==> inputs of fjord <==
// CLOCK_TOP
module CLOCK_TOP( 
	   SEG0, SEG1, SEG2, SEG3, SEG4, SEG5, SEG6, SEG7, LED, BUZ_OUT,
	   CLK50M, KEY1, KEY2, KEY3, SW0, SW1, SW2, SW3, SW4, SW5, KNOCK,
	   SENSOR, ROT_A, ROT_B
	   );
clock: 11.7 ns
lec_check: 0
cap_margin: 20
cell_pad_in_sites_detail_placement: 1
core_aspect_ratio: 1.02
core_margin: 9
core_utilization: 34
cts_cluster_size: 62
gpl_routability_driven: 0
max_routing_layer: met4
place_density: 0.82
setup_slack_margin: 0.53
slew_margin: 20
tns_end_percent: 50
run.sh (not shown) runs the stock make flow with config.mk's settings and CLKGATE_MAP_FILE=.
==> inputs of willow, as changes to fjord <==
Settings changed: CELL_PAD_IN_SITES_DETAIL_PLACEMENT 1 to default, CORE_MARGIN 9 to 2, CTS_CLUSTER_SIZE 62 to default, GPL_ROUTABILITY_DRIVEN 0 to default, MAX_ROUTING_LAYER met4 to default, PLACE_DENSITY 0.82 to default, SETUP_SLACK_MARGIN 0.53 to default, TNS_END_PERCENT 50 to default.
==> flow/constraint.sdc (replaced) <==
create_clock -name core_clock -period 20.0 [get_ports {CLK50M}]
set_input_delay 4.0000 -clock core_clock [delete_from_list [all_inputs] [get_ports {CLK50M}]]
set_output_delay 4.0000 -clock core_clock [all_outputs]
set_load 0.01 [all_outputs]
==> inputs of pepper, as changes to fjord <==
Settings changed: CELL_PAD_IN_SITES_DETAIL_PLACEMENT 1 to default, CORE_ASPECT_RATIO 1.02 to default, CORE_MARGIN 9 to 2, CORE_UTILIZATION 34 to 70, CTS_CLUSTER_DIAMETER from default to 31, CTS_CLUSTER_SIZE 62 to 37, GPL_ROUTABILITY_DRIVEN 0 to default, MAX_ROUTING_LAYER met4 to default, PLACE_DENSITY 0.82 to default, SETUP_SLACK_MARGIN 0.53 to 3.28, TNS_END_PERCENT 50 to 5.
==> flow/constraint.sdc (replaced) <==
create_clock -name core_clock -period 16.2 [get_ports {CLK50M}]
set_input_delay 3.2400 -clock core_clock [delete_from_list [all_inputs] [get_ports {CLK50M}]]
set_output_delay 3.2400 -clock core_clock [all_outputs]
set_load 0.01 [all_outputs]
==> inputs of cedar, as changes to fjord <==
Settings changed: ABC_AREA from default to 1, CELL_PAD_IN_SITES_DETAIL_PLACEMENT 1 to default, CORE_ASPECT_RATIO 1.02 to default, CORE_MARGIN 9 to 2, CORE_UTILIZATION 34 to 71, CTS_CLUSTER_SIZE 62 to default, GPL_ROUTABILITY_DRIVEN 0 to default, MAX_ROUTING_LAYER met4 to default, PLACE_DENSITY 0.82 to default, PLACE_DENSITY_LB_ADDON from default to 0.02, SETUP_SLACK_MARGIN 0.53 to 1.15, TNS_END_PERCENT 50 to default.
==> flow/constraint.sdc (replaced) <==
create_clock -name core_clock -period 4.62 [get_ports {CLK50M}]
set_input_delay 0.9240 -clock core_clock [delete_from_list [all_inputs] [get_ports {CLK50M}]]
set_output_delay 0.9240 -clock core_clock [all_outputs]
set_load 0.01 [all_outputs]
==> notes <==
First-iteration DRC count: cedar > pepper > fjord > willow.
In flip-flop count, fjord and willow do not differ.
Against fjord, the sequential share of layout area of pepper is lower by 0.93 points.
Between pepper and cedar, the lower clock power is in pepper (gap about 50%, measured against cedar).
Of pepper and fjord, pepper has the higher worst setup slack (gap 3.8 ns).
Cell count is about the same in fjord and willow.
Wire length: willow < pepper < cedar < fjord.

==> inputs of lagoon <==
Starting RTL as in the previous note.
make LEC_CHECK=0 ABC_AREA=1 CAP_MARGIN=35 CORE_ASPECT_RATIO=1.86 CORE_MARGIN=9 CORE_UTILIZATION=32 CTS_CLUSTER_SIZE=93 HOLD_SLACK_MARGIN=0.07 MAX_ROUTING_LAYER=met5 MIN_ROUTING_LAYER=met1 PLACE_DENSITY=0.39 SETUP_SLACK_MARGIN=0.86 SLEW_MARGIN=20 TNS_END_PERCENT=10 finish   # period 12.3 ns
==> inputs of harbor, as changes to lagoon <==
ABC_AREA = unset   (was 1)
CAP_MARGIN = 20   (was 35)
CORE_ASPECT_RATIO = unset   (was 1.86)
CORE_MARGIN = 2   (was 9)
CORE_UTILIZATION = 9   (was 32)
CTS_CLUSTER_SIZE = unset   (was 93)
HOLD_SLACK_MARGIN = unset   (was 0.07)
MAX_ROUTING_LAYER = unset   (was met5)
MIN_ROUTING_LAYER = unset   (was met1)
PLACE_DENSITY = unset   (was 0.39)
SETUP_SLACK_MARGIN = unset   (was 0.86)
TNS_END_PERCENT = unset   (was 10)
==> flow/constraint.sdc (replaced) <==
create_clock -name core_clock -period 30.1 [get_ports {CLK50M}]
set_input_delay 6.0200 -clock core_clock [delete_from_list [all_inputs] [get_ports {CLK50M}]]
set_output_delay 6.0200 -clock core_clock [all_outputs]
set_load 0.01 [all_outputs]
==> inputs of amber, as changes to lagoon <==
ABC_AREA = 0   (was 1)
CAP_MARGIN = 30   (was 35)
HOLD_SLACK_MARGIN = 0.16   (was 0.07)
==> inputs of ember, as changes to lagoon <==
CAP_MARGIN = 20   (was 35)
CORE_ASPECT_RATIO = unset   (was 1.86)
CORE_MARGIN = 2   (was 9)
CORE_UTILIZATION = 72   (was 32)
CTS_CLUSTER_SIZE = unset   (was 93)
HOLD_SLACK_MARGIN = unset   (was 0.07)
MAX_ROUTING_LAYER = unset   (was met5)
MIN_ROUTING_LAYER = unset   (was met1)
PLACE_DENSITY = unset   (was 0.39)
PLACE_DENSITY_LB_ADDON = 0.04   (was unset)
SETUP_SLACK_MARGIN = 1.31   (was 0.86)
TNS_END_PERCENT = unset   (was 10)
==> flow/constraint.sdc (replaced) <==
create_clock -name core_clock -period 4.62 [get_ports {CLK50M}]
set_input_delay 0.9240 -clock core_clock [delete_from_list [all_inputs] [get_ports {CLK50M}]]
set_output_delay 0.9240 -clock core_clock [all_outputs]
set_load 0.01 [all_outputs]
==> qor summary <==
quantity	harbor	lagoon	ember	amber
Result of the run	no timing/DRC/antenna violations	no timing/DRC/antenna violations	no timing/DRC/antenna violations	no timing/DRC/antenna violations
Detailed Place HPWL	41.1 mm	48.2 mm	36.0 mm	37.5 mm
Number of inserted filler cells in the final layout	24200	6860	1505	6094
Well-Tap Cells	2821	838	384	744
Setup repair after global routing missed its margin	false	false	true	false
Buffer count from post-CTS setup fixing	0	0	72	0
Overall track demand over capacity in global routing	5.00%	17.3%	39.6%	15.6%
Share of the yosys chip area belonging to registers	41.1%	37.9%	37.9%	41.1%
Post-synthesis instance area	19200 um2	20800 um2	20800 um2	19200 um2
Final setup skew	34.6 ps	14.1 ps	16.5 ps	15.7 ps
Starting DRT DRC Count	1021	991	2774	603
Static leakage	9.34 nW	11.7 nW	12.7 nW	9.38 nW
Cell seen most often among critical-path stages	-	nand2_1	nand3_1	buf_4
Complex Gates by Area	20.0%	12.0%	12.0%	20.0%
Critical path depth in cells	6	12	12	8
Non-clock buffer share	4.20%	4.38%	7.77%	4.78%
Clock buffers created by TritonCTS	36	37	34	38
Chip area from the yosys synthesis statistics	19200 um2	20800 um2	20800 um2	19200 um2
Maximum number of pins on one net before global-route repair	110	66	133	94
No activity file was given, so power comes from the tool's default toggle rates.
